**design/flow/run.sh**
```bash
#!/bin/bash
# the make line also repeats each setting of config.mk as NAME=value (left out here)
make -C /OpenROAD-flow-scripts/flow DESIGN_CONFIG=/design/flow/config.mk WORK_HOME=/design/flow/orfs CLKGATE_MAP_FILE= finish
```
**design/flow/config.mk**
```make
export PLATFORM = sky130hd
export DESIGN_NAME = IDP_encoder_42
export DESIGN_NICKNAME = IDP_encoder_42
export VERILOG_FILES = /design/flow/design.v
export SDC_FILE = /design/flow/constraint.sdc
export NUM_CORES = 4
export LEC_CHECK = 0
export CAP_MARGIN = 20
export CELL_PAD_IN_SITES_GLOBAL_PLACEMENT = 2
export CORE_ASPECT_RATIO = 0.77
export CORE_MARGIN = 6
export CORE_UTILIZATION = 40
export CTS_CLUSTER_DIAMETER = 54
export CTS_CLUSTER_SIZE = 36
export GPL_TIMING_DRIVEN = 0
export MIN_ROUTING_LAYER = met1
export SLEW_MARGIN = 20
```
**design/flow/constraint.sdc**
```tcl
create_clock -name core_clock -period 94.5 [get_ports {clock}]
set_input_delay 18.9000 -clock core_clock [delete_from_list [all_inputs] [get_ports {clock}]]
set_output_delay 18.9000 -clock core_clock [all_outputs]
set_load 0.01 [all_outputs]
```
**design/flow/design.v**
```verilog
`timescale 1ns / 1ps
module IDP_encoder_42(   
    input wire[29 - 1 : 0] datain,     
    input wire clock,
    output reg[41:0] codeout     
    );
    reg [3:0] code_reg;
    wire [41 - 4 : 0] code_wire;     
    reg [27 - 1 : 0] r_msb;    
    always @(datain) begin       
        if(datain < 102334155) begin   
            code_reg[3:0] = 4'b0000;
            r_msb = datain; 
        end
        else if( (datain >= 102334155) && (datain < 165580141) ) begin
            code_reg[3:0] = 4'b0001;
            r_msb = datain - 63245986; 
        end
        else if( (datain >= 165580141) && (datain < 267914296) ) begin
            code_reg[3:0] = 4'b1000;
            r_msb = datain - 165580141; 
        end
        else if( (datain >= 267914296) && (datain < (165580141 * 2)) ) begin
            code_reg[3:0] = 4'b1001;
            r_msb = datain - 63245986 - 165580141; 
        end
        else if( (datain >= (165580141 * 2)) && (datain < 433494437) ) begin
            code_reg[3:0] = 4'b0011;
            r_msb = datain - 63245986 - 267914296; 
        end
        else if( (datain >= 433494437) && (datain < (267914296 * 2)) ) begin
            code_reg[3:0] = 4'b1100;
            r_msb = datain - 267914296 - 165580141; 
        end
        else if( (datain >= (267914296 * 2)) && (datain < (267914296 * 2 + 63245986)) ) begin
            code_reg[3:0] = 4'b0110;
            r_msb = datain - (267914296 * 2); 
        end
        else if( (datain >= (267914296 * 2 + 63245986)) && (datain < 701408733) ) begin
            code_reg[3:0] = 4'b0111;
            r_msb = datain - (267914296 * 2) - 63245986; 
        end
        else if( (datain >= 701408733) && (datain < (701408733 + 63245986)) ) begin
            code_reg[3:0] = 4'b1110;
            r_msb = datain - (267914296 * 2) - 165580141; 
        end
        else begin
            code_reg[3:0] = 4'b1111;
            r_msb = datain - (267914296 * 2) - 165580141 - 63245986; 
        end
    end
    wire [26 - 1 : 0] r37;
    wire [26 - 1 : 0] r36;
    wire [25 - 1 : 0] r35;
    wire [24 - 1 : 0] r34;
    wire [24 - 1 : 0] r33;
    wire [23 - 1 : 0] r32;
    wire [22 - 1 : 0] r31;
    wire [22 - 1 : 0] r30;
    wire [21 - 1 : 0] r29;
    wire [20 - 1 : 0] r28;
    wire [19 - 1 : 0] r27;
    wire [19 - 1 : 0] r26;
    wire [18 - 1 : 0] r25;
    wire [17 - 1 : 0] r24;
    wire [17 - 1 : 0] r23;
    wire [16 - 1 : 0] r22;
    wire [15 - 1 : 0] r21;
    wire [15 - 1 : 0] r20;
    wire [14 - 1 : 0] r19;
    wire [13 - 1 : 0] r18;
    wire [13 - 1 : 0] r17;
    wire [12 - 1 : 0] r16;
    wire [11 - 1 : 0] r15;
    wire [10 - 1 : 0] r14;
    wire [10 - 1 : 0] r13;
    wire [9 - 1 : 0] r12;
    wire [8 - 1 : 0] r11;
    wire [8 - 1 : 0] r10;
    wire [7 - 1 : 0] r09;
    wire [6 - 1 : 0] r08;
    wire [6 - 1 : 0] r07;
    wire [5 - 1 : 0] r06;
    wire [4 - 1 : 0] r05;
    wire [3 - 1 : 0] r04;
    wire [3 - 1 : 0] r03;
    wire [2 - 1 : 0] r02;
    wire [1 - 1 : 0] r01;
    assign r37 = (code_wire[37] == 0) ? (r_msb) : (r_msb - 39088169);
    assign r36 = (code_wire[36] == 0) ? (r37) : (r37 - 24157817);
    assign r35 = (code_wire[35] == 0) ? (r36) : (r36 - 14930352);
    assign r34 = (code_wire[34] == 0) ? (r35) : (r35 - 9227465);
    assign r33 = (code_wire[33] == 0) ? (r34) : (r34 - 5702887);
    assign r32 = (code_wire[32] == 0) ? (r33) : (r33 - 3524578);
    assign r31 = (code_wire[31] == 0) ? (r32) : (r32 - 2178309);
    assign r30 = (code_wire[30] == 0) ? (r31) : (r31 - 1346269);
    assign r29 = (code_wire[29] == 0) ? (r30) : (r30 - 832040);
    assign r28 = (code_wire[28] == 0) ? (r29) : (r29 - 514229);
    assign r27 = (code_wire[27] == 0) ? (r28) : (r28 - 317811);
    assign r26 = (code_wire[26] == 0) ? (r27) : (r27 - 196418);
    assign r25 = (code_wire[25] == 0) ? (r26) : (r26 - 121393);
    assign r24 = (code_wire[24] == 0) ? (r25) : (r25 - 75025);
    assign r23 = (code_wire[23] == 0) ? (r24) : (r24 - 46368);
    assign r22 = (code_wire[22] == 0) ? (r23) : (r23 - 28657);
    assign r21 = (code_wire[21] == 0) ? (r22) : (r22 - 17711);
    assign r20 = (code_wire[20] == 0) ? (r21) : (r21 - 10946);
    assign r19 = (code_wire[19] == 0) ? (r20) : (r20 - 6765);
    assign r18 = (code_wire[18] == 0) ? (r19) : (r19 - 4181);
    assign r17 = (code_wire[17] == 0) ? (r18) : (r18 - 2584);
    assign r16 = (code_wire[16] == 0) ? (r17) : (r17 - 1597);
    assign r15 = (code_wire[15] == 0) ? (r16) : (r16 - 987);
    assign r14 = (code_wire[14] == 0) ? (r15) : (r15 - 610);
    assign r13 = (code_wire[13] == 0) ? (r14) : (r14 - 377);
    assign r12 = (code_wire[12] == 0) ? (r13) : (r13 - 233);
    assign r11 = (code_wire[11] == 0) ? (r12) : (r12 - 144);
    assign r10 = (code_wire[10] == 0) ? (r11) : (r11 - 89);
    assign r09 = (code_wire[09] == 0) ? (r10) : (r10 - 55);
    assign r08 = (code_wire[08] == 0) ? (r09) : (r09 - 34);
    assign r07 = (code_wire[07] == 0) ? (r08) : (r08 - 21);
    assign r06 = (code_wire[06] == 0) ? (r07) : (r07 - 13);
    assign r05 = (code_wire[05] == 0) ? (r06) : (r06 - 8);
    assign r04 = (code_wire[04] == 0) ? (r05) : (r05 - 5);
    assign r03 = (code_wire[03] == 0) ? (r04) : (r04 - 3);
    assign r02 = (code_wire[02] == 0) ? (r03) : (r03 - 2);
    assign r01 = (code_wire[01] == 0) ? (r02) : (r02 - 1);
    assign code_wire[37] = (r_msb < 39088169) ? (0) : ( (r_msb >= 63245986) ? (1) : (code_reg[0]) );
    assign code_wire[36] = (r37 < 24157817) ? (0) : ( (r37 >= 39088169) ? (1) : (code_wire[37]) );
    assign code_wire[35] = (r36 < 14930352) ? (0) : ( (r36 >= 24157817) ? (1) : (code_wire[36]) );
    assign code_wire[34] = (r35 < 9227465) ? (0) : ( (r35 >= 14930352) ? (1) : (code_wire[35]) );
    assign code_wire[33] = (r34 < 5702887) ? (0) : ( (r34 >= 9227465) ? (1) : (code_wire[34]) );
    assign code_wire[32] = (r33 < 3524578) ? (0) : ( (r33 >= 5702887) ? (1) : (code_wire[33]) );
    assign code_wire[31] = (r32 < 2178309) ? (0) : ( (r32 >= 3524578) ? (1) : (code_wire[32]) );
    assign code_wire[30] = (r31 < 1346269) ? (0) : ( (r31 >= 2178309) ? (1) : (code_wire[31]) );
    assign code_wire[29] = (r30 < 832040) ? (0) : ( (r30 >= 1346269) ? (1) : (code_wire[30]) );
    assign code_wire[28] = (r29 < 514229) ? (0) : ( (r29 >= 832040) ? (1) : (code_wire[29]) );
    assign code_wire[27] = (r28 < 317811) ? (0) : ( (r28 >= 514229) ? (1) : (code_wire[28]) );
    assign code_wire[26] = (r27 < 196418) ? (0) : ( (r27 >= 317811) ? (1) : (code_wire[27]) );
    assign code_wire[25] = (r26 < 121393) ? (0) : ( (r26 >= 196418) ? (1) : (code_wire[26]) );
    assign code_wire[24] = (r25 < 75025) ? (0) : ( (r25 >= 121393) ? (1) : (code_wire[25]) );
    assign code_wire[23] = (r24 < 46368) ? (0) : ( (r24 >= 75025) ? (1) : (code_wire[24]) );
    assign code_wire[22] = (r23 < 28657) ? (0) : ( (r23 >= 46368) ? (1) : (code_wire[23]) );
    assign code_wire[21] = (r22 < 17711) ? (0) : ( (r22 >= 28657) ? (1) : (code_wire[22]) );
    assign code_wire[20] = (r21 < 10946) ? (0) : ( (r21 >= 17711) ? (1) : (code_wire[21]) );
    assign code_wire[19] = (r20 < 6765) ? (0) : ( (r20 >= 10946) ? (1) : (code_wire[20]) );
    assign code_wire[18] = (r19 < 4181) ? (0) : ( (r19 >= 6765) ? (1) : (code_wire[19]) );
    assign code_wire[17] = (r18 < 2584) ? (0) : ( (r18 >= 4181) ? (1) : (code_wire[18]) );
    assign code_wire[16] = (r17 < 1597) ? (0) : ( (r17 >= 2584) ? (1) : (code_wire[17]) );
    assign code_wire[15] = (r16 < 987) ? (0) : ( (r16 >= 1597) ? (1) : (code_wire[16]) );
    assign code_wire[14] = (r15 < 610) ? (0) : ( (r15 >= 987) ? (1) : (code_wire[15]) );
    assign code_wire[13] = (r14 < 377) ? (0) : ( (r14 >= 610) ? (1) : (code_wire[14]) );
    assign code_wire[12] = (r13 < 233) ? (0) : ( (r13 >= 377) ? (1) : (code_wire[13]) );
    assign code_wire[11] = (r12 < 144) ? (0) : ( (r12 >= 233) ? (1) : (code_wire[12]) );
    assign code_wire[10] = (r11 < 89) ? (0) : ( (r11 >= 144) ? (1) : (code_wire[11]) );
    assign code_wire[9] = (r10 < 55) ? (0) : ( (r10 >= 89) ? (1) : (code_wire[10]) );
    assign code_wire[8] = (r09 < 34) ? (0) : ( (r09 >= 55) ? (1) : (code_wire[9]) );
    assign code_wire[7] = (r08 < 21) ? (0) : ( (r08 >= 34) ? (1) : (code_wire[8]) );
    assign code_wire[6] = (r07 < 13) ? (0) : ( (r07 >= 21) ? (1) : (code_wire[7]) );
    assign code_wire[5] = (r06 < 8) ? (0) : ( (r06 >= 13) ? (1) : (code_wire[6]) );
    assign code_wire[4] = (r05 < 5) ? (0) : ( (r05 >= 8) ? (1) : (code_wire[5]) );
    assign code_wire[3] = (r04 < 3) ? (0) : ( (r04 >= 5) ? (1) : (code_wire[4]) );
    assign code_wire[2] = (r03 < 2) ? (0) : ( (r03 >= 3) ? (1) : (code_wire[3]) );
    assign code_wire[1] = (r02 < 1) ? (0) : ( (r02 >= 2) ? (1) : (code_wire[2]) );
    assign code_wire[0] = r01;
    always @(posedge clock) begin
        codeout[41 - 4 : 0] <= code_wire;
        codeout[41 : 41 - 3] <= code_reg;
    end
endmodule
```
==> results of run 1 <==
-- layer usage --
metal | vias to the layer above | share of wire, % | GRT usage, %
met4 | 0 | 1.3 | 3.79
li1 | 23616 | - | -
met5 | - | 0 | 0
met1 | 24582 | 52 | 49.6
met2 | 2164 | 38 | 41.2
met3 | 161 | 9.4 | 6.37
-- layout make-up --
type                       count  share of cell area (%)
inverter                     217                    1.85
clock buffer                   5                   0.267
timing repair buffer          85                    1.69
clock inverter                 3                  0.0534
multi-input combinational   5493                    85.4
antenna                        1                 0.00534
buffer                       309                    5.08
sequential                    42                    1.80
tap                         1444                    3.86
-- what timing repair did --
| action | 4_1_cts | 5_1_grt |
|---|---|---|
| setup endpoints to repair | 6 | 9 |
| resized | 26 | 97 |
| pin swaps | 1 | 14 |
| buffers inserted | 2 | 20 |
-- through the flow --
| stage | hold slack (ps) | setup WS [ps] |
|---|---|---|
| after floorplan | 19200 | 16300 |
| after global placement | 19640 | -3120 |
| after detailed placement | 19640 | -2840 |
| after CTS | 19620 | 96.8 |
| after global routing | 19750 | -75.5 |
| final | 19680 | 4000 |
==> flow_metrics.py, run 1 <==
# Generated from Yosys and OpenROAD reports
metrics = {
    "outcome": {
        "status": "finished clean",
    },
    "worst_setup_path": {
        "crit_path_max_incr_delay_ps": 750,
        "crit_slowest_cell": "o41ai_4",
        "path_depth": 308,
        "cp-endpoint": "codeout[0]$_DFF_P_",
        "arrival_ps": 90740,
        "cp-startpoint": "datain[2]",
        "end_kind": "flop",
        "path_delay_family": "AND-OR/OR-AND gates",
        "critPathBufInv": 83,
        "cp.required_ps": 94740,
        "worstSetupPathType": "in -> reg",
        "crit_top_cell": "ha_1",
        "critPathLaunchType": "input pin",
        "crit_fanout": 10,
    },
    "finish": {
        "final_util_pct": 43.7,
        "final_nets": 6274,
        "syn_to_final_growth_pct": 7.72,
        "final_area_sq_mm": 0.0468,
        "logic_area_sq_mm": 0.0400,
        "layout.cells.non_filler": 7599,
        "seq_area_sq_um": 841,
        "fill_cells": 11401,
    },
    "flow_run": {
        "max_cap_viol_count": 0,
        "warning_count": 81,
    },
    "floorplanning": {
        "initCoreUtil_pct": 40.6,
        "die_x_um": 388,
        "num_rows": 105,
        "fp.coreArea_sq_mm": 0.107,
        "die_h_um": 301,
        "chipArea_sq_mm": 0.117,
        "ios": 72,
    },
    "logic_synthesis": {
        "synth_area_sq_mm": 0.0435,
        "xor_area_share_pct": 13.8,
        "synth.most_common_cell": "nor2_1",
        "postSynthCellCount": 6063,
        "yosysCellCount": 6063,
        "ys_warn_count": 1,
        "simple_gate_area_share_pct": 30.1,
        "edf_count": 0,
        "ys_seq_share_pct": 1.93,
        "top_area_share_pct": 9.21,
        "fp_nets": 6184,
        "ys_ff": 42,
        "synth_cell_types": 213,
        "synthMuxAreaShare_pct": 4.07,
        "top_area_cell": "xnor2_1",
        "common_cells": "nor2_1 (551), nand2_1 (467), xnor2_1 (457)",
        "aoi_share_pct": 40.1,
        "flop_cell": "dfxtp_1",
        "async_flop_share_pct": 0,
        "logic_family": "AND-OR/OR-AND gates",
        "yosys-stat-area_sq_mm": 0.0435,
        "fa_ha_area_share_pct": 2.62,
        "syn-mean-instance-area_sq_um": 7.17,
        "area_leaders": "xnor2_1 (9.2%), nor2_1 (4.8%), nand2_1 (4.0%)",
    },
    "timing": {
        "min_period_ps": 90500,
        "clock.fmax_mhz": 11.0,
        "slew_headroom_pct": 19.4,
        "tns_ps": 0,
        "setup_viol": 0,
        "period_used_pct": 95.8,
        "worstMarginPinSlew_ps": 1200,
        "finalMaxSlewViolations": 0,
        "finalHoldViolCount": 0,
    },
    "clock_tree": {
        "htree_levels": 2,
        "clk_pin_slew_ps": 90,
        "ctsHoldBuffers": 0,
        "ctsRootBufferMaster": "clkbuf_16",
        "clock-sinks": 42,
        "cts.path.max_buffers": 2,
        "numCtsBuffers": 5,
        "cts_tree": "done",
    },
    "global_routing": {
        "antenna_found_initial": 2,
        "grt_pass1_wl_um": 290000,
        "gr-usage-all-layers_pct": 30.6,
        "grt_pass1_vias": 45598,
        "grt_overflow_total": 0,
        "grt_max_degree": 17,
    },
    "placement": {
        "placed_area_sq_mm": 0.0459,
        "place_congestion": 0.971,
        "place_inst": 7569,
        "dpl.hpwl_um": 155000,
        "portBuffers": 62,
    },
    "route": {
        "route.detailed.vias_per_inst": 6.65,
        "wl_um": 191000,
        "dr.pass1.iters": 7,
        "wire_per_inst_um": 25.1,
        "num_vias": 50523,
        "drtIter0Drc": 5353,
        "drcViolationCount": 0,
        "drtAntennaViolNets": 0,
    },
    "worst_hold_path": {
        "worstHoldEndpoint": "codeout[40]$_SDFF_PP0_",
        "hold_path_depth": 6,
        "hold_start": "datain[16]",
        "hold_class": "in -> reg",
    },
}
==> inputs of run 2 (changes only) <==
Settings changed: CAP_MARGIN 20 to 25, CELL_PAD_IN_SITES_GLOBAL_PLACEMENT 2 to 1, CORE_ASPECT_RATIO 0.77 to unset, CORE_MARGIN 6 to 2, CTS_CLUSTER_DIAMETER 54 to 180, CTS_CLUSTER_SIZE 36 to 42, GPL_ROUTABILITY_DRIVEN set to 0, GPL_TIMING_DRIVEN 0 to unset, HOLD_SLACK_MARGIN set to 0.11, MAX_ROUTING_LAYER set to met5, MIN_ROUTING_LAYER met1 to unset, TNS_END_PERCENT set to 35.
Clock period 94.5 ns to 53.9 ns, I/O delays scaled along.
==> flow_metrics.py, run 2 <==
# Generated from Yosys and OpenROAD reports
metrics = {
    "outcome": {
        "status": "failed layout checks",
        "check-failures": "negative setup slack",
    },
    "global_routing": {
        "grt_overflow_total": 0,
        "grt_use_met2_pct": 60.5,
        "grt_max_degree": 27,
        "met3_usage_pct": 3.67,
        "grt_pass1_wl_um": 322000,
        "grt.busiest_layer": "met2",
        "antenna_found_initial": 1,
        "grt_pass1_vias": 60117,
        "met1_usage_pct": 45.0,
        "gr-usage-all-layers_pct": 35.1,
    },
    "floorplanning": {
        "die_x_um": 334,
        "chipArea_sq_mm": 0.111,
        "fp.coreArea_sq_mm": 0.107,
        "num_rows": 120,
        "initCoreUtil_pct": 40.5,
        "die_h_um": 334,
        "ios": 72,
    },
    "clock_tree": {
        "numCtsBuffers": 5,
        "cts_tree": "done",
        "ctsRootBufferMaster": "clkbuf_16",
        "ctsHoldBuffers": 0,
        "clk_pin_slew_ps": 130,
        "clock-sinks": 42,
        "cts.path.max_buffers": 2,
        "htree_levels": 2,
    },
    "worst_setup_path": {
        "crit_top_cell": "buf_4",
        "worstSetupPathType": "in -> reg",
        "cp.required_ps": 54170,
        "cp-endpoint": "codeout[0]$_DFF_P_",
        "end_kind": "flop",
        "crit_fanout": 13,
        "critPathLaunchType": "input pin",
        "path_depth": 263,
        "arrival_ps": 58880,
        "crit_path_max_incr_delay_ps": 560,
        "crit_slowest_cell": "or4_4",
        "cp-startpoint": "datain[9]",
        "critPathBufInv": 71,
        "path_delay_family": "AND-OR/OR-AND gates",
    },
    "logic_synthesis": {
        "synth_area_sq_mm": 0.0435,
        "ys_seq_share_pct": 1.93,
        "flop_cell": "dfxtp_1",
        "syn-mean-instance-area_sq_um": 7.17,
        "edf_count": 0,
        "synthMuxAreaShare_pct": 4.07,
        "fa_ha_area_share_pct": 2.62,
        "ys_warn_count": 1,
        "top_area_share_pct": 9.21,
        "yosys-stat-area_sq_mm": 0.0435,
        "aoi_share_pct": 40.1,
        "logic_family": "AND-OR/OR-AND gates",
        "area_leaders": "xnor2_1 (9.2%), nor2_1 (4.8%), nand2_1 (4.0%)",
        "top_area_cell": "xnor2_1",
        "synth_cell_types": 213,
        "simple_gate_area_share_pct": 30.1,
        "synth.most_common_cell": "nor2_1",
        "postSynthCellCount": 6063,
        "ys_ff": 42,
        "xor_area_share_pct": 13.8,
        "yosysCellCount": 6063,
        "common_cells": "nor2_1 (551), nand2_1 (467), xnor2_1 (457)",
        "fp_nets": 6184,
        "async_flop_share_pct": 0,
    },
    "finish": {
        "logic_area_sq_mm": 0.0436,
        "final_area_sq_mm": 0.0725,
        "final_util_pct": 67.6,
        "final_nets": 9159,
        "seq_area_sq_um": 841,
        "syn_to_final_growth_pct": 66.9,
        "fill_cells": 9437,
    },
    "placement": {
        "placed_area_sq_mm": 0.0675,
        "portBuffers": 71,
        "dpl.hpwl_um": 169000,
    },
    "timing": {
        "tns_ps": -30480,
        "timing.final.ws_setup_ps": -4720,
        "rsz0062_at_grt": "true",
        "clock.fmax_mhz": 17.1,
        "slew_headroom_pct": 30.9,
        "finalHoldViolCount": 0,
        "period_used_pct": 109,
        "worstMarginPinSlew_ps": 1020,
        "finalMaxSlewViolations": 0,
        "setup_viol": 9,
        "min_period_ps": 58620,
    },
    "route": {
        "wire_per_inst_um": 19.7,
        "route.detailed.vias_per_inst": 5.88,
        "num_vias": 61401,
        "drcViolationCount": 0,
        "wl_um": 206000,
        "dr.pass1.iters": 6,
        "drtIter0Drc": 5211,
        "drtAntennaViolNets": 0,
    },
    "worst_hold_path": {
        "hold_start": "datain[25]",
        "hold_path_depth": 8,
        "worstHoldEndpoint": "codeout[40]$_SDFF_PP0_",
        "hold_class": "in -> reg",
    },
    "flow_run": {
        "warning_count": 84,
        "max_cap_viol_count": 0,
    },
}
## run 2: final cells by class
type / count / area share, %
sequential: 42 / 1.16
antenna: 2 / 0.00690
clock buffer: 5 / 0.172
inverter: 217 / 1.25
clock inverter: 3 / 0.0345
tap: 1403 / 2.42
multi-input combinational: 5493 / 60.0
timing repair buffer: 3279 / 34.9
## run 2: routing by layer
| metal | part of all wire (%) | wire length [um] |
|---|---|---|
| met4 | 4.1 | 8450 |
| met5 | 0 | 0 |
| met2 | 47 | 97200 |
| met3 | 6.1 | 12500 |
| met1 | 43 | 87800 |
## run 2: metrics by stage
step / cells / worst slack, ps / hold slack (ps)
2_1_floorplan: 6063 / -9290 / 11080
3_3_place_gp: 10178 / -6150 / 11520
3_5_place_dp: 10178 / -6920 / 11520
4_1_cts: 10351 / -4560 / 11510
5_1_grt: 10444 / -6820 / 11590
6_report: 10444 / -4720 / 11560
## run 2: timing repair
item | 4_1_cts | 5_1_grt
gates cloned | 1 | 1
buffers inserted | 165 | 92
pin swaps | 184 | 230
endpoints found under the setup margin | 12 | 12
resized | 251 | 351
==> inputs of run 3 (changes only) <==
Settings changed: ABC_AREA set to 1, CAP_MARGIN 25 to 20, CELL_PAD_IN_SITES_GLOBAL_PLACEMENT 1 to unset, CORE_UTILIZATION 40 to 72, CTS_CLUSTER_DIAMETER 180 to 398, CTS_CLUSTER_SIZE 42 to 98, GPL_ROUTABILITY_DRIVEN 0 to unset, HOLD_SLACK_MARGIN 0.11 to unset, MAX_ROUTING_LAYER met5 to unset, PLACE_DENSITY set to 0.37, SETUP_SLACK_MARGIN set to -2.0, TNS_END_PERCENT 35 to 10.
Clock period 53.9 ns to 44.9 ns, I/O delays scaled along.
==> flow_metrics.py, run 3 <==
# Metrics from the implementation run
metrics = {
    "floorplanning": {
        "ios": 72,
        "num_rows": 84,
        "die_h_um": 234,
        "initCoreUtil_pct": 72.7,
        "chipArea_sq_mm": 0.0548,
        "fp.coreArea_sq_mm": 0.0524,
        "die_x_um": 234,
    },
    "outcome": {
        "status": "stopped before the end",
        "error": "[ERROR DPL-0038] Utilization greater than 100%, impossible to legalize",
        "stop_stage": "detailed placement",
    },
    "logic_synthesis": {
        "syn-mean-instance-area_sq_um": 5.61,
        "ys_ff": 42,
        "logic_family": "simple AND/OR/NAND/NOR gates",
        "edf_count": 0,
        "aoi_share_pct": 7.12,
        "fp_nets": 6914,
        "top_area_share_pct": 20.1,
        "flop_cell": "dfxtp_1",
        "synthMuxAreaShare_pct": 0,
        "ys_warn_count": 1,
        "common_cells": "nand2_1 (2039), nand3_1 (732), nand2_2 (640)",
        "area_leaders": "nand2_1 (20%), nand2_2 (11%), nand3_1 (9.6%)",
        "ys_seq_share_pct": 2.21,
        "synth.most_common_cell": "nand2_1",
        "top_area_cell": "nand2_1",
        "async_flop_share_pct": 0,
        "simple_gate_area_share_pct": 68.3,
        "postSynthCellCount": 6794,
        "synth_area_sq_mm": 0.0381,
        "synth_cell_types": 83,
        "fa_ha_area_share_pct": 2.96,
        "yosys-stat-area_sq_mm": 0.0381,
        "yosysCellCount": 6794,
        "xor_area_share_pct": 4.88,
    },
    "placement": {
        "portBuffers": 71,
        "place_congestion": 1.13,
    },
}
run 3: stage by stage:
| stage | worst slack, ps | hold slack [ps] | setup TNS (ps) |
|---|---|---|---|
| after global placement | -893 | 9720 | -3120 |
| after floorplan | -1940 | 9280 | -8650 |
==> inputs of run 4 (changes only) <==
Settings changed: ABC_AREA 1 to 0, CAP_MARGIN 20 to 10, CELL_PAD_IN_SITES_GLOBAL_PLACEMENT set to 1, CORE_UTILIZATION 72 to 70, CTS_CLUSTER_DIAMETER 398 to 60, CTS_CLUSTER_SIZE 98 to 10, GPL_ROUTABILITY_DRIVEN set to 0, GPL_TIMING_DRIVEN set to 1, MAX_ROUTING_LAYER set to met5, PLACE_DENSITY 0.37 to unset, SETUP_SLACK_MARGIN -2.0 to 4.95, TNS_END_PERCENT 10 to 30.
Clock period 44.9 ns to 17.1 ns, I/O delays scaled along.
==> flow_metrics.py, run 4 <==
# Metrics from the implementation run
metrics = {
    "logic_synthesis": {
        "xor_area_share_pct": 13.8,
        "yosys-stat-area_sq_mm": 0.0435,
        "ys_warn_count": 1,
        "syn-mean-instance-area_sq_um": 7.17,
        "ys_seq_share_pct": 1.93,
        "synth_area_sq_mm": 0.0435,
        "simple_gate_area_share_pct": 30.1,
        "area_leaders": "xnor2_1 (9.2%), nor2_1 (4.8%), nand2_1 (4.0%)",
        "synthMuxAreaShare_pct": 4.07,
        "yosysCellCount": 6063,
        "fa_ha_area_share_pct": 2.62,
        "ys_ff": 42,
        "common_cells": "nor2_1 (551), nand2_1 (467), xnor2_1 (457)",
        "synth.most_common_cell": "nor2_1",
        "flop_cell": "dfxtp_1",
        "postSynthCellCount": 6063,
        "top_area_share_pct": 9.21,
        "aoi_share_pct": 40.1,
        "edf_count": 0,
        "async_flop_share_pct": 0,
        "top_area_cell": "xnor2_1",
        "fp_nets": 6184,
        "logic_family": "AND-OR/OR-AND gates",
        "synth_cell_types": 213,
    },
    "floorplanning": {
        "initCoreUtil_pct": 70.6,
        "chipArea_sq_mm": 0.0641,
        "die_h_um": 253,
        "num_rows": 91,
        "die_x_um": 253,
        "fp.coreArea_sq_mm": 0.0616,
    },
    "outcome": {
        "status": "stopped before the end",
        "stop_stage": "global placement without I/O",
        "error": "[ERROR GPL-0301] Utilization 111.215 % exceeds 100%.",
    },
}
==> inputs of run 5 (changes only) <==
Settings changed: ABC_AREA 0 to 1, CAP_MARGIN 10 to 20, CELL_PAD_IN_SITES_GLOBAL_PLACEMENT 1 to unset, CORE_UTILIZATION 70 to 69, CTS_CLUSTER_SIZE 10 to 98, GPL_ROUTABILITY_DRIVEN 0 to unset, GPL_TIMING_DRIVEN 1 to unset, MAX_ROUTING_LAYER met5 to unset, PLACE_DENSITY set to 0.37, SETUP_SLACK_MARGIN 4.95 to unset, TNS_END_PERCENT 30 to 10.
Clock period 17.1 ns to 53.0 ns, I/O delays scaled along.
==> flow_metrics.py, run 5 <==
# Generated from Yosys and OpenROAD reports
metrics = {
    "timing": {
        "finalHoldViolCount": 0,
        "min_period_ps": 51200,
        "finalMaxSlewViolations": 0,
        "period_used_pct": 96.6,
        "clock.fmax_mhz": 19.5,
        "worstMarginPinSlew_ps": 752,
        "setup_viol": 0,
        "slew_headroom_pct": 49.3,
    },
    "logic_synthesis": {
        "logic_family": "simple AND/OR/NAND/NOR gates",
        "synth_area_sq_mm": 0.0381,
        "aoi_share_pct": 7.12,
        "top_area_cell": "nand2_1",
        "ys_seq_share_pct": 2.21,
        "ys_warn_count": 1,
        "synth.most_common_cell": "nand2_1",
        "synthMuxAreaShare_pct": 0,
        "top_area_share_pct": 20.1,
        "common_cells": "nand2_1 (2039), nand3_1 (732), nand2_2 (640)",
        "xor_area_share_pct": 4.88,
        "yosysCellCount": 6794,
        "fa_ha_area_share_pct": 2.96,
        "fp_nets": 6914,
        "flop_cell": "dfxtp_1",
        "synth_cell_types": 83,
        "postSynthCellCount": 6794,
        "edf_count": 0,
        "area_leaders": "nand2_1 (20%), nand2_2 (11%), nand3_1 (9.6%)",
        "async_flop_share_pct": 0,
        "simple_gate_area_share_pct": 68.3,
        "ys_ff": 42,
        "yosys-stat-area_sq_mm": 0.0381,
        "syn-mean-instance-area_sq_um": 5.61,
    },
    "worst_setup_path": {
        "critPathLaunchType": "input pin",
        "critPathBufInv": 60,
        "crit_slowest_cell": "clkdlybuf4s50_1",
        "arrival_ps": 51500,
        "path_depth": 367,
        "crit_fanout": 22,
        "cp-endpoint": "codeout[0]$_DFF_P_",
        "crit_top_cell": "nand2_1",
        "crit_path_max_incr_delay_ps": 480,
        "cp.required_ps": 53300,
        "worstSetupPathType": "in -> reg",
        "path_delay_family": "simple AND/OR/NAND/NOR gates",
        "end_kind": "flop",
        "cp-startpoint": "datain[19]",
    },
    "placement": {
        "place_congestion": 1.05,
        "dpl.hpwl_um": 90000,
        "place_inst": 7529,
        "portBuffers": 71,
    },
    "route": {
        "dr.pass1.iters": 9,
        "num_vias": 45958,
        "drtIter0Drc": 4889,
        "route.detailed.vias_per_inst": 5.90,
        "antenna_cells": 0,
        "wire_per_inst_um": 16.0,
        "wl_um": 125000,
        "drtAntennaViolNets": 0,
        "drcViolationCount": 0,
    },
    "worst_hold_path": {
        "worstHoldEndpoint": "codeout[40]$_SDFF_PP0_",
        "hold_class": "in -> reg",
        "hold_path_depth": 5,
        "hold_start": "datain[22]",
    },
    "clock_tree": {
        "ctsRootBufferMaster": "clkbuf_16",
        "clock-sinks": 42,
        "numCtsBuffers": 5,
        "clk_pin_slew_ps": 100,
        "cts_tree": "done",
        "htree_levels": 2,
        "cts.path.max_buffers": 2,
    },
    "flow_run": {
        "max_cap_viol_count": 0,
        "warning_count": 79,
    },
    "global_routing": {
        "grt_max_degree": 31,
        "antenna_found_initial": 1,
        "grt_overflow_total": 0,
        "grt_pass1_wl_um": 182000,
        "grt_pass1_vias": 38282,
        "gr-usage-all-layers_pct": 37.4,
    },
    "finish": {
        "layout.cells.non_filler": 7788,
        "final_nets": 7203,
        "syn_to_final_growth_pct": 13.9,
        "logic_area_sq_mm": 0.0339,
        "seq_area_sq_um": 841,
        "fill_cells": 4366,
    },
    "floorplanning": {
        "fp.coreArea_sq_mm": 0.0549,
        "num_rows": 86,
        "ios": 72,
        "die_x_um": 239,
        "chipArea_sq_mm": 0.0571,
        "die_h_um": 239,
        "initCoreUtil_pct": 69.4,
    },
    "outcome": {
        "status": "finished clean",
    },
}
[run 5: area by class of cell]
class / instances / area share, %
clock inverters: 3 / 0.0548
repair buffers: 416 / 9.17
flip-flops and latches: 42 / 1.94
clock buffers: 5 / 0.288
multi-input cells: 5713 / 78.0
inverters: 905 / 8.52
well taps: 704 / 2.03
[run 5: layer usage]
metal | GRT usage (%) | up-vias | wire length, um
met2 | 62.9 | 2514 | 57600
li1 | - | 22166 | -
met4 | 14.3 | 2 | 5880
met1 | 49.3 | 20755 | 49900
met5 | 0 | - | 13
met3 | 3.55 | 521 | 11100
[run 5: timing repair]
| action | CTS | global route |
|---|---|---|
| endpoints found under the setup margin | 6 | 9 |
| setup buffers | 8 | 207 |
| gates cloned | 4 | 32 |
| pin swaps | 5 | 159 |
| hold buffers | 0 | 0 |
| gates resized | 52 | 558 |
[run 5: metrics by stage]
step | worst slack [ps] | util, % | TNS (ps) | instance area (sq um) | hold WS (ps)
finish | 1800 | 79.1 | 0 | 43400 | 10970
global route | -1250 | 79.1 | -4170 | 43400 | 11000
CTS | 38.3 | 71.3 | 0 | 39100 | 11140
detailed placement | -1770 | 70.6 | -7340 | 38800 | 11340
global placement | -535 | 70.6 | -1410 | 38800 | 11340
floorplan | 4400 | - | 0 | 38100 | 10900
==> inputs of run 6 (changes only) <==
Settings changed: CAP_MARGIN 20 to 30, CORE_MARGIN 2 to 9, CORE_UTILIZATION 69 to 21, CTS_CLUSTER_SIZE 98 to 10, GPL_ROUTABILITY_DRIVEN set to 0, GPL_TIMING_DRIVEN set to 0, MIN_ROUTING_LAYER set to met2, PLACE_DENSITY 0.37 to unset, SLEW_MARGIN 20 to 40, TNS_END_PERCENT 10 to unset.
Clock period 53.0 ns to 83.5 ns, I/O delays scaled along.
==> flow_metrics.py, run 6 <==
# Generated from Yosys and OpenROAD reports
metrics = {
    "timing": {
        "setup_viol": 0,
        "worstMarginPinSlew_ps": 885,
        "slew_headroom_pct": 40.5,
        "period_used_pct": 77.2,
        "min_period_ps": 64460,
        "rsz0062_at_grt": "false",
        "tns_ps": 0,
        "finalMaxSlewViolations": 0,
        "clock.fmax_mhz": 15.5,
        "finalHoldViolCount": 0,
    },
    "route": {
        "dr.pass1.iters": 41,
        "route.detailed.vias_per_inst": 6.40,
        "num_vias": 58990,
        "wire_per_inst_um": 13.5,
        "drcViolationCount": 0,
        "drtAntennaViolNets": 0,
        "wl_um": 124000,
        "drtIter0Drc": 9971,
    },
    "finish": {
        "final_nets": 6983,
        "final_util_pct": 23.3,
        "final_area_sq_mm": 0.0418,
        "syn_to_final_growth_pct": 9.78,
        "layout.cells.non_filler": 9220,
    },
    "placement": {
        "place_inst": 9211,
        "portBuffers": 62,
        "dpl.hpwl_um": 97300,
        "placed_area_sq_mm": 0.0417,
    },
    "logic_synthesis": {
        "yosysCellCount": 6794,
        "postSynthCellCount": 6794,
        "synth_area_sq_mm": 0.0381,
        "synth.most_common_cell": "nand2_1",
        "ys_seq_share_pct": 2.21,
        "fp_nets": 6914,
        "synth_cell_types": 83,
        "yosys-stat-area_sq_mm": 0.0381,
        "simple_gate_area_share_pct": 68.3,
        "logic_family": "simple AND/OR/NAND/NOR gates",
        "top_area_share_pct": 20.1,
        "fa_ha_area_share_pct": 2.96,
        "xor_area_share_pct": 4.88,
        "ys_warn_count": 1,
        "area_leaders": "nand2_1 (20%), nand2_2 (11%), nand3_1 (9.6%)",
        "ys_ff": 42,
        "synthMuxAreaShare_pct": 0,
        "top_area_cell": "nand2_1",
        "syn-mean-instance-area_sq_um": 5.61,
        "aoi_share_pct": 7.12,
        "edf_count": 0,
        "common_cells": "nand2_1 (2039), nand3_1 (732), nand2_2 (640)",
        "async_flop_share_pct": 0,
        "flop_cell": "dfxtp_1",
    },
    "worst_setup_path": {
        "crit_path_max_incr_delay_ps": 660,
        "arrival_ps": 64780,
        "critPathBufInv": 75,
        "critPathLaunchType": "input pin",
        "cp-startpoint": "datain[22]",
        "end_kind": "flop",
        "path_depth": 384,
        "cp-endpoint": "codeout[0]$_DFF_P_",
        "crit_top_cell": "nand2_1",
        "worstSetupPathType": "in -> reg",
        "crit_fanout": 10,
        "path_delay_family": "simple AND/OR/NAND/NOR gates",
        "cp.required_ps": 83820,
        "crit_slowest_cell": "o21ai_1",
    },
    "floorplanning": {
        "fp.coreArea_sq_mm": 0.179,
        "chipArea_sq_mm": 0.197,
        "die_x_um": 444,
        "die_h_um": 444,
        "num_rows": 155,
        "initCoreUtil_pct": 21.2,
        "ios": 72,
    },
    "flow_run": {
        "max_cap_viol_count": 0,
        "warning_count": 77,
    },
    "clock_tree": {
        "ctsHoldBuffers": 0,
        "ctsRootBufferMaster": "clkbuf_16",
        "clk_pin_slew_ps": 130,
        "htree_levels": 2,
        "cts.path.max_buffers": 2,
        "cts_tree": "done",
        "numCtsBuffers": 5,
        "clock-sinks": 42,
        "cts_resized": 0,
        "cts_setup_buffers": 0,
    },
    "global_routing": {
        "grt_pass1_vias": 59791,
        "grt_max_degree": 16,
        "antenna_found_initial": 0,
        "grt_pass1_wl_um": 200000,
        "grt_overflow_total": 0,
        "gr-usage-all-layers_pct": 18.3,
    },
    "worst_hold_path": {
        "hold_class": "in -> reg",
        "hold_start": "datain[12]",
        "hold_path_depth": 5,
        "worstHoldEndpoint": "codeout[40]$_SDFF_PP0_",
    },
    "outcome": {
        "status": "finished clean",
    },
}
[run 6: layer usage]
| metal | track usage [%] | share of wire (%) | up-vias |
|---|---|---|---|
| met4 | 2.85 | 9.2 | 40 |
| met3 | 25.5 | 41 | 1571 |
| li1 | - | - | 21474 |
| met1 | - | 0 | 21490 |
| met5 | 5.86 | 0.60 | - |
| met2 | 21.3 | 49 | 14415 |
[run 6: cell type report]
type                    count  area [sq um]
multi-input cells        5690         31700
flip-flops and latches     42           841
fillers                 20756        138000
well taps                2355          2950
clock buffers               5           125
clock inverters             3          25.0
repair buffers             62           621
diodes                      1          2.50
plain buffers             157          1940
inverters                 905          3600
[run 6: metrics by stage]
| stage | setup WS [ps] | hold slack, ps |
|---|---|---|
| 6_report | 19040 | 17040 |
| 5_1_grt | 14180 | 17020 |
| 4_1_cts | 20380 | 16920 |
| 3_5_place_dp | 20090 | 17380 |
| 3_3_place_gp | 20160 | 17390 |
| 2_1_floorplan | 28800 | 17000 |
==> inputs of run 7 (changes only) <==
Settings changed: CAP_MARGIN 30 to 20, CORE_MARGIN 9 to 2, CORE_UTILIZATION 21 to 72, GPL_ROUTABILITY_DRIVEN 0 to unset, GPL_TIMING_DRIVEN 0 to unset, MIN_ROUTING_LAYER met2 to unset, SLEW_MARGIN 40 to 20.
Clock period 83.5 ns to 29.4 ns, I/O delays scaled along.
==> flow_metrics.py, run 7 <==
# Metrics from the implementation run
metrics = {
    "logic_synthesis": {
        "simple_gate_area_share_pct": 68.3,
        "synthMuxAreaShare_pct": 0,
        "fa_ha_area_share_pct": 2.96,
        "xor_area_share_pct": 4.88,
        "edf_count": 0,
        "ys_warn_count": 1,
        "syn-mean-instance-area_sq_um": 5.61,
        "yosysCellCount": 6794,
        "synth.most_common_cell": "nand2_1",
        "top_area_share_pct": 20.1,
        "aoi_share_pct": 7.12,
        "top_area_cell": "nand2_1",
        "ys_ff": 42,
        "synth_cell_types": 83,
        "fp_nets": 6914,
        "postSynthCellCount": 6794,
        "ys_seq_share_pct": 2.21,
        "flop_cell": "dfxtp_1",
        "common_cells": "nand2_1 (2039), nand3_1 (732), nand2_2 (640)",
        "area_leaders": "nand2_1 (20%), nand2_2 (11%), nand3_1 (9.6%)",
        "logic_family": "simple AND/OR/NAND/NOR gates",
        "async_flop_share_pct": 0,
        "synth_area_sq_mm": 0.0381,
        "yosys-stat-area_sq_mm": 0.0381,
    },
    "outcome": {
        "status": "stopped before the end",
        "stop_stage": "detailed placement",
        "error": "[ERROR DPL-0038] Utilization greater than 100%, impossible to legalize",
    },
    "floorplanning": {
        "die_h_um": 234,
        "ios": 72,
        "num_rows": 84,
        "initCoreUtil_pct": 72.7,
        "fp.coreArea_sq_mm": 0.0524,
        "chipArea_sq_mm": 0.0548,
        "die_x_um": 234,
    },
    "placement": {
        "portBuffers": 71,
        "place_congestion": 1.17,
    },
}
run 7: per-stage QoR:
step / TNS (ps) / area, sq um / cells / setup WS (ps)
2_1_floorplan: -136780 / 39600 / 6794 / -12050
3_3_place_gp: -152800 / 54600 / 9387 / -12660
==> inputs of run 8 (changes only) <==
Settings changed: CAP_MARGIN 20 to 10, CELL_PAD_IN_SITES_GLOBAL_PLACEMENT set to 0, CORE_UTILIZATION 72 to 58, CTS_CLUSTER_SIZE 10 to 61, GPL_ROUTABILITY_DRIVEN set to 0, GPL_TIMING_DRIVEN set to 1, MAX_ROUTING_LAYER set to met4, PLACE_DENSITY set to 0.42, TNS_END_PERCENT set to 30.
Clock period 29.4 ns to 44.8 ns, I/O delays scaled along.
==> flow_metrics.py, run 8 <==
# Metrics from the implementation run
metrics = {
    "logic_synthesis": {
        "synthMuxAreaShare_pct": 0,
        "edf_count": 0,
        "synth_area_sq_mm": 0.0381,
        "xor_area_share_pct": 4.88,
        "area_leaders": "nand2_1 (20%), nand2_2 (11%), nand3_1 (9.6%)",
        "top_area_share_pct": 20.1,
        "synth_cell_types": 83,
        "syn-mean-instance-area_sq_um": 5.61,
        "fa_ha_area_share_pct": 2.96,
        "yosys-stat-area_sq_mm": 0.0381,
        "synth.most_common_cell": "nand2_1",
        "async_flop_share_pct": 0,
        "top_area_cell": "nand2_1",
        "ys_ff": 42,
        "fp_nets": 6914,
        "common_cells": "nand2_1 (2039), nand3_1 (732), nand2_2 (640)",
        "flop_cell": "dfxtp_1",
        "logic_family": "simple AND/OR/NAND/NOR gates",
        "simple_gate_area_share_pct": 68.3,
        "postSynthCellCount": 6794,
        "ys_seq_share_pct": 2.21,
        "ys_warn_count": 1,
        "yosysCellCount": 6794,
        "aoi_share_pct": 7.12,
    },
    "global_routing": {
        "grt_overflow_total": 269,
        "gr-usage-all-layers_pct": 82.0,
    },
    "outcome": {
        "status": "stopped before the end",
        "error": "[ERROR GRT-0232] Routing congestion too high. Check the congestion heatmap in the GUI.",
        "stop_stage": "global routing",
    },
    "placement": {
        "dpl.hpwl_um": 114000,
        "portBuffers": 71,
    },
    "floorplanning": {
        "ios": 72,
        "die_x_um": 260,
        "fp.coreArea_sq_mm": 0.0647,
        "chipArea_sq_mm": 0.0678,
        "num_rows": 93,
        "die_h_um": 260,
        "initCoreUtil_pct": 58.9,
    },
    "clock_tree": {
        "clock-sinks": 42,
        "cts.path.max_buffers": 2,
        "numCtsBuffers": 5,
        "htree_levels": 2,
        "ctsHoldBuffers": 0,
        "ctsRootBufferMaster": "clkbuf_16",
    },
}
run 8: metrics by stage:
stage          hold slack (ps)  instances  util, %  area, sq um  worst slack [ps]
4_1_cts                   9590       9627     86.3        55800             -1160
3_5_place_dp              9700       9548     83.7        54200             -2750
3_3_place_gp              9700       9548     83.7        54200             -1340
2_1_floorplan             9260       6794        -        39100              -183
run 8: per-layer routing:
layer  GRT overflow  track usage, %
met1              3            78.1
met2            156            97.4
met3              9            68.2
met4            101            81.7
met5              -               -
run 8: what timing repair did:
action | CTS
resized | 192
endpoints found under the hold margin | 0
buffers inserted | 56
pin swaps | 86
cloned | 15
setup endpoints to repair | 7
==> inputs of run 9 (changes only) <==
Settings changed: ABC_AREA 1 to unset, CAP_MARGIN 10 to 20, CELL_PAD_IN_SITES_GLOBAL_PLACEMENT 0 to 2, CORE_ASPECT_RATIO set to 1.62, CORE_UTILIZATION 58 to 64, CTS_CLUSTER_SIZE 61 to 31, GPL_ROUTABILITY_DRIVEN 0 to unset, MAX_ROUTING_LAYER met4 to met5, PLACE_DENSITY 0.42 to unset, PLACE_DENSITY_LB_ADDON set to 0.11, SETUP_SLACK_MARGIN set to 3.28, SLEW_MARGIN 20 to 40, TNS_END_PERCENT 30 to 40.
Clock period 44.8 ns to 96.9 ns, I/O delays scaled along.
==> flow_metrics.py, run 9 <==
# Metrics from the implementation run
metrics = {
    "logic_synthesis": {
        "ys_warn_count": 1,
        "edf_count": 0,
        "fa_ha_area_share_pct": 2.62,
        "synthMuxAreaShare_pct": 4.07,
        "syn-mean-instance-area_sq_um": 7.17,
        "ys_ff": 42,
        "common_cells": "nor2_1 (551), nand2_1 (467), xnor2_1 (457)",
        "xor_area_share_pct": 13.8,
        "top_area_cell": "xnor2_1",
        "aoi_share_pct": 40.1,
        "synth_area_sq_mm": 0.0435,
        "simple_gate_area_share_pct": 30.1,
        "ys_seq_share_pct": 1.93,
        "fp_nets": 6184,
        "postSynthCellCount": 6063,
        "synth.most_common_cell": "nor2_1",
        "yosys-stat-area_sq_mm": 0.0435,
        "async_flop_share_pct": 0,
        "flop_cell": "dfxtp_1",
        "logic_family": "AND-OR/OR-AND gates",
        "top_area_share_pct": 9.21,
        "synth_cell_types": 213,
        "yosysCellCount": 6063,
        "area_leaders": "xnor2_1 (9.2%), nor2_1 (4.8%), nand2_1 (4.0%)",
    },
    "floorplanning": {
        "fp.coreArea_sq_mm": 0.0672,
        "die_x_um": 209,
        "initCoreUtil_pct": 64.7,
        "chipArea_sq_mm": 0.0701,
        "die_h_um": 336,
        "num_rows": 121,
    },
    "outcome": {
        "error": "[ERROR FLW-0024] Place density exceeds 1.0 (current PLACE_DENSITY_LB_ADDON =  0.11). Please check if the value of  PLACE_DENSITY_LB_ADDON is between 0 and 0.99.",
        "stop_stage": "global placement without I/O",
        "status": "stopped before the end",
    },
}
==> inputs of run 10 (changes only) <==
Settings changed: ABC_AREA set to 1, CAP_MARGIN 20 to 15, CELL_PAD_IN_SITES_GLOBAL_PLACEMENT 2 to unset, CORE_ASPECT_RATIO 1.62 to unset, CORE_UTILIZATION 64 to 72, CTS_CLUSTER_DIAMETER 60 to 238, CTS_CLUSTER_SIZE 31 to 99, GPL_TIMING_DRIVEN 1 to unset, MAX_ROUTING_LAYER met5 to unset, PLACE_DENSITY set to 0.43, PLACE_DENSITY_LB_ADDON 0.11 to unset, SETUP_SLACK_MARGIN 3.28 to -2.0, SLEW_MARGIN 40 to 20, TNS_END_PERCENT 40 to 10.
Clock period 96.9 ns to 38.5 ns, I/O delays scaled along.
==> flow_metrics.py, run 10 <==
# Metrics from the implementation run
metrics = {
    "logic_synthesis": {
        "async_flop_share_pct": 0,
        "fp_nets": 6914,
        "synth_cell_types": 83,
        "top_area_cell": "nand2_1",
        "xor_area_share_pct": 4.88,
        "common_cells": "nand2_1 (2039), nand3_1 (732), nand2_2 (640)",
        "fa_ha_area_share_pct": 2.96,
        "postSynthCellCount": 6794,
        "yosysCellCount": 6794,
        "yosys-stat-area_sq_mm": 0.0381,
        "ys_seq_share_pct": 2.21,
        "top_area_share_pct": 20.1,
        "edf_count": 0,
        "flop_cell": "dfxtp_1",
        "syn-mean-instance-area_sq_um": 5.61,
        "logic_family": "simple AND/OR/NAND/NOR gates",
        "aoi_share_pct": 7.12,
        "synthMuxAreaShare_pct": 0,
        "synth.most_common_cell": "nand2_1",
        "simple_gate_area_share_pct": 68.3,
        "area_leaders": "nand2_1 (20%), nand2_2 (11%), nand3_1 (9.6%)",
        "ys_warn_count": 1,
        "synth_area_sq_mm": 0.0381,
        "ys_ff": 42,
    },
    "floorplanning": {
        "die_h_um": 234,
        "initCoreUtil_pct": 72.7,
        "chipArea_sq_mm": 0.0548,
        "ios": 72,
        "num_rows": 84,
        "die_x_um": 234,
        "fp.coreArea_sq_mm": 0.0524,
    },
    "placement": {
        "portBuffers": 71,
        "place_congestion": 1.16,
    },
    "outcome": {
        "status": "stopped before the end",
        "error": "[ERROR DPL-0038] Utilization greater than 100%, impossible to legalize",
        "stop_stage": "detailed placement",
    },
}
==> run 10: metrics by stage <==
step,instance area (sq um),setup WS (ps)
3_3_place_gp,53300,-6080
2_1_floorplan,38600,-5700
==> inputs of run 11 (changes only) <==
Settings changed: CAP_MARGIN 15 to 5, CORE_ASPECT_RATIO set to 0.5, CTS_CLUSTER_DIAMETER 238 to 229, CTS_CLUSTER_SIZE 99 to 54, HOLD_SLACK_MARGIN set to 0.27, PLACE_DENSITY 0.43 to 0.65, SETUP_SLACK_MARGIN -2.0 to unset, TNS_END_PERCENT 10 to unset.
Clock period 38.5 ns to 37.7 ns, I/O delays scaled along.
==> flow_metrics.py, run 11 <==
# Metrics from the implementation run
metrics = {
    "outcome": {
        "status": "stopped before the end",
        "stop_stage": "detailed placement",
        "error": "[ERROR DPL-0038] Utilization greater than 100%, impossible to legalize",
    },
    "logic_synthesis": {
        "ys_warn_count": 1,
        "yosysCellCount": 6794,
        "top_area_cell": "nand2_1",
        "syn-mean-instance-area_sq_um": 5.61,
        "fa_ha_area_share_pct": 2.96,
        "yosys-stat-area_sq_mm": 0.0381,
        "ys_ff": 42,
        "synth_area_sq_mm": 0.0381,
        "top_area_share_pct": 20.1,
        "synthMuxAreaShare_pct": 0,
        "logic_family": "simple AND/OR/NAND/NOR gates",
        "common_cells": "nand2_1 (2039), nand3_1 (732), nand2_2 (640)",
        "simple_gate_area_share_pct": 68.3,
        "ys_seq_share_pct": 2.21,
        "postSynthCellCount": 6794,
        "xor_area_share_pct": 4.88,
        "synth.most_common_cell": "nand2_1",
        "flop_cell": "dfxtp_1",
        "synth_cell_types": 83,
        "fp_nets": 6914,
        "area_leaders": "nand2_1 (20%), nand2_2 (11%), nand3_1 (9.6%)",
        "async_flop_share_pct": 0,
        "edf_count": 0,
        "aoi_share_pct": 7.12,
    },
    "floorplanning": {
        "fp.coreArea_sq_mm": 0.0521,
        "initCoreUtil_pct": 73.1,
        "num_rows": 59,
        "chipArea_sq_mm": 0.0549,
        "ios": 72,
        "die_x_um": 329,
        "die_h_um": 167,
    },
    "placement": {
        "place_congestion": 1.15,
        "portBuffers": 71,
    },
}
[run 11: per-stage QoR]
step	cell area (sq um)	setup WS, ps
after floorplan	39500	-5410
after global placement	54500	-5910
==> inputs of run 12 (changes only) <==
Settings changed: ABC_AREA 1 to unset, CAP_MARGIN 5 to 30, CORE_ASPECT_RATIO 0.5 to unset, CORE_UTILIZATION 72 to 40, CTS_CLUSTER_DIAMETER 229 to 180, CTS_CLUSTER_SIZE 54 to 16, GPL_ROUTABILITY_DRIVEN set to 0, HOLD_SLACK_MARGIN 0.27 to unset, MAX_ROUTING_LAYER set to met4, PLACE_DENSITY 0.65 to unset, TNS_END_PERCENT set to 35.
Clock period 37.7 ns to 53.9 ns, I/O delays scaled along.
==> flow_metrics.py, run 12 <==
# Generated from Yosys and OpenROAD reports
metrics = {
    "outcome": {
        "status": "failed layout checks",
        "check-failures": "negative setup slack",
    },
    "worst_hold_path": {
        "hold_path_depth": 7,
        "worstHoldEndpoint": "codeout[40]$_SDFF_PP0_",
        "hold_start": "datain[21]",
        "hold_class": "in -> reg",
    },
    "worst_setup_path": {
        "cp-startpoint": "datain[11]",
        "crit_path_max_incr_delay_ps": 610,
        "cp-endpoint": "codeout[0]$_DFF_P_",
        "path_depth": 253,
        "crit_top_cell": "buf_4",
        "crit_fanout": 9,
        "critPathBufInv": 49,
        "critPathLaunchType": "input pin",
        "path_delay_family": "AND-OR/OR-AND gates",
        "end_kind": "flop",
        "arrival_ps": 60010,
        "crit_slowest_cell": "a21oi_1",
        "cp.required_ps": 54170,
        "worstSetupPathType": "in -> reg",
    },
    "logic_synthesis": {
        "flop_cell": "dfxtp_1",
        "syn-mean-instance-area_sq_um": 7.17,
        "edf_count": 0,
        "top_area_cell": "xnor2_1",
        "fp_nets": 6184,
        "ys_ff": 42,
        "logic_family": "AND-OR/OR-AND gates",
        "synth_area_sq_mm": 0.0435,
        "fa_ha_area_share_pct": 2.62,
        "postSynthCellCount": 6063,
        "yosysCellCount": 6063,
        "async_flop_share_pct": 0,
        "yosys-stat-area_sq_mm": 0.0435,
        "aoi_share_pct": 40.1,
        "xor_area_share_pct": 13.8,
        "synth_cell_types": 213,
        "area_leaders": "xnor2_1 (9.2%), nor2_1 (4.8%), nand2_1 (4.0%)",
        "synth.most_common_cell": "nor2_1",
        "top_area_share_pct": 9.21,
        "simple_gate_area_share_pct": 30.1,
        "ys_seq_share_pct": 1.93,
        "ys_warn_count": 1,
        "synthMuxAreaShare_pct": 4.07,
        "common_cells": "nor2_1 (551), nand2_1 (467), xnor2_1 (457)",
    },
    "clock_tree": {
        "ctsRootBufferMaster": "clkbuf_16",
        "clock-sinks": 42,
        "numCtsBuffers": 5,
        "clk_pin_slew_ps": 100,
        "cts.path.max_buffers": 2,
        "ctsHoldBuffers": 0,
        "htree_levels": 2,
        "cts_tree": "done",
    },
    "timing": {
        "rsz0062_at_grt": "true",
        "slew_headroom_pct": 51.0,
        "clock.fmax_mhz": 16.7,
        "finalHoldViolCount": 0,
        "finalMaxSlewViolations": 0,
        "timing.final.ws_setup_ps": -5830,
        "tns_ps": -40830,
        "worstMarginPinSlew_ps": 735,
        "setup_viol": 10,
        "period_used_pct": 111,
        "min_period_ps": 59730,
    },
    "floorplanning": {
        "fp.coreArea_sq_mm": 0.107,
        "die_x_um": 334,
        "num_rows": 120,
        "initCoreUtil_pct": 40.5,
        "chipArea_sq_mm": 0.111,
        "die_h_um": 334,
        "ios": 72,
    },
    "placement": {
        "place_inst": 10110,
        "portBuffers": 71,
        "dpl.hpwl_um": 161000,
    },
    "flow_run": {
        "warning_count": 82,
        "max_cap_viol_count": 0,
    },
    "route": {
        "drtIter0Drc": 6476,
        "wire_per_inst_um": 19.9,
        "wl_um": 206000,
        "dr.pass1.iters": 9,
        "drcViolationCount": 0,
        "route.detailed.vias_per_inst": 6.11,
        "drtAntennaViolNets": 0,
        "num_vias": 63165,
    },
    "finish": {
        "final_nets": 9048,
        "fill_cells": 8761,
        "final_util_pct": 66.5,
        "layout.cells.non_filler": 10338,
        "syn_to_final_growth_pct": 64.2,
    },
    "global_routing": {
        "grt_max_degree": 27,
        "antenna_found_initial": 6,
        "grt_overflow_total": 0,
        "grt_pass1_vias": 61085,
        "grt_pass1_wl_um": 316000,
        "gr-usage-all-layers_pct": 35.0,
    },
}
run 12: through the flow:
| step | hold WS (ps) | instance area (sq um) | worst slack [ps] |
|---|---|---|---|
| finish | 11470 | 71400 | -5830 |
| global route | 11520 | 71400 | -7670 |
| CTS | 11660 | 69100 | -4500 |
| detailed placement | 11510 | 67000 | -7030 |
| global placement | 11510 | 67000 | -5820 |
| floorplan | 11080 | 45300 | -9290 |
run 12: final cells by class:
type / instances / area, sq um / area share, %
well taps: 1403 / 1760 / 2.46
inverters: 217 / 913 / 1.28
repair buffers: 3167 / 24500 / 34.4
multi-input cells: 5493 / 43200 / 60.5
clock buffers: 5 / 125 / 0.175
repair inverters: 1 / 7.51 / 0.0105
clock inverters: 3 / 28.8 / 0.0403
diodes: 7 / 17.5 / 0.0245
flip-flops and latches: 42 / 841 / 1.18
run 12: per-layer routing:
layer	GRT usage, %	vias to the layer above	wire [um]
met3	5.73	1033	16800
met1	40.2	29693	80100
met5	-	-	0
li1	-	29125	-
met2	58.8	3314	96100
met4	17.8	0	12800
run 12: timing repair:
action	CTS	global route
pin swaps	128	176
resized	241	258
setup buffers	92	117
setup endpoints to repair	11	12
cloned	3	2
==> inputs of run 13 (changes only) <==
Settings changed: ABC_AREA set to 1, CAP_MARGIN 30 to 15, CORE_UTILIZATION 40 to 72, CTS_CLUSTER_DIAMETER 180 to 398, CTS_CLUSTER_SIZE 16 to 98, GPL_ROUTABILITY_DRIVEN 0 to unset, MAX_ROUTING_LAYER met4 to unset, PLACE_DENSITY set to 0.37, SETUP_SLACK_MARGIN set to -2.0, TNS_END_PERCENT 35 to 10.
Clock period 53.9 ns to 43.9 ns, I/O delays scaled along.
==> flow_metrics.py, run 13 <==
# Metrics from the implementation run
metrics = {
    "logic_synthesis": {
        "synthMuxAreaShare_pct": 0,
        "simple_gate_area_share_pct": 68.3,
        "ys_ff": 42,
        "ys_warn_count": 1,
        "area_leaders": "nand2_1 (20%), nand2_2 (11%), nand3_1 (9.6%)",
        "flop_cell": "dfxtp_1",
        "logic_family": "simple AND/OR/NAND/NOR gates",
        "syn-mean-instance-area_sq_um": 5.61,
        "edf_count": 0,
        "async_flop_share_pct": 0,
        "fp_nets": 6914,
        "common_cells": "nand2_1 (2039), nand3_1 (732), nand2_2 (640)",
        "yosys-stat-area_sq_mm": 0.0381,
        "synth_area_sq_mm": 0.0381,
        "top_area_share_pct": 20.1,
        "yosysCellCount": 6794,
        "synth_cell_types": 83,
        "top_area_cell": "nand2_1",
        "postSynthCellCount": 6794,
        "xor_area_share_pct": 4.88,
        "fa_ha_area_share_pct": 2.96,
        "synth.most_common_cell": "nand2_1",
        "aoi_share_pct": 7.12,
        "ys_seq_share_pct": 2.21,
    },
    "floorplanning": {
        "ios": 72,
        "die_h_um": 234,
        "chipArea_sq_mm": 0.0548,
        "num_rows": 84,
        "initCoreUtil_pct": 72.7,
        "die_x_um": 234,
        "fp.coreArea_sq_mm": 0.0524,
    },
    "outcome": {
        "error": "[ERROR DPL-0038] Utilization greater than 100%, impossible to legalize",
        "stop_stage": "detailed placement",
        "status": "stopped before the end",
    },
    "placement": {
        "place_congestion": 1.11,
        "portBuffers": 71,
    },
}
==> run 13: stage by stage <==
| stage | hold slack [ps] | area (sq um) | TNS, ps | cells |
|---|---|---|---|---|
| floorplan | 9080 | 38300 | -9080 | 6794 |
| global placement | 9510 | 52900 | -5520 | 9349 |
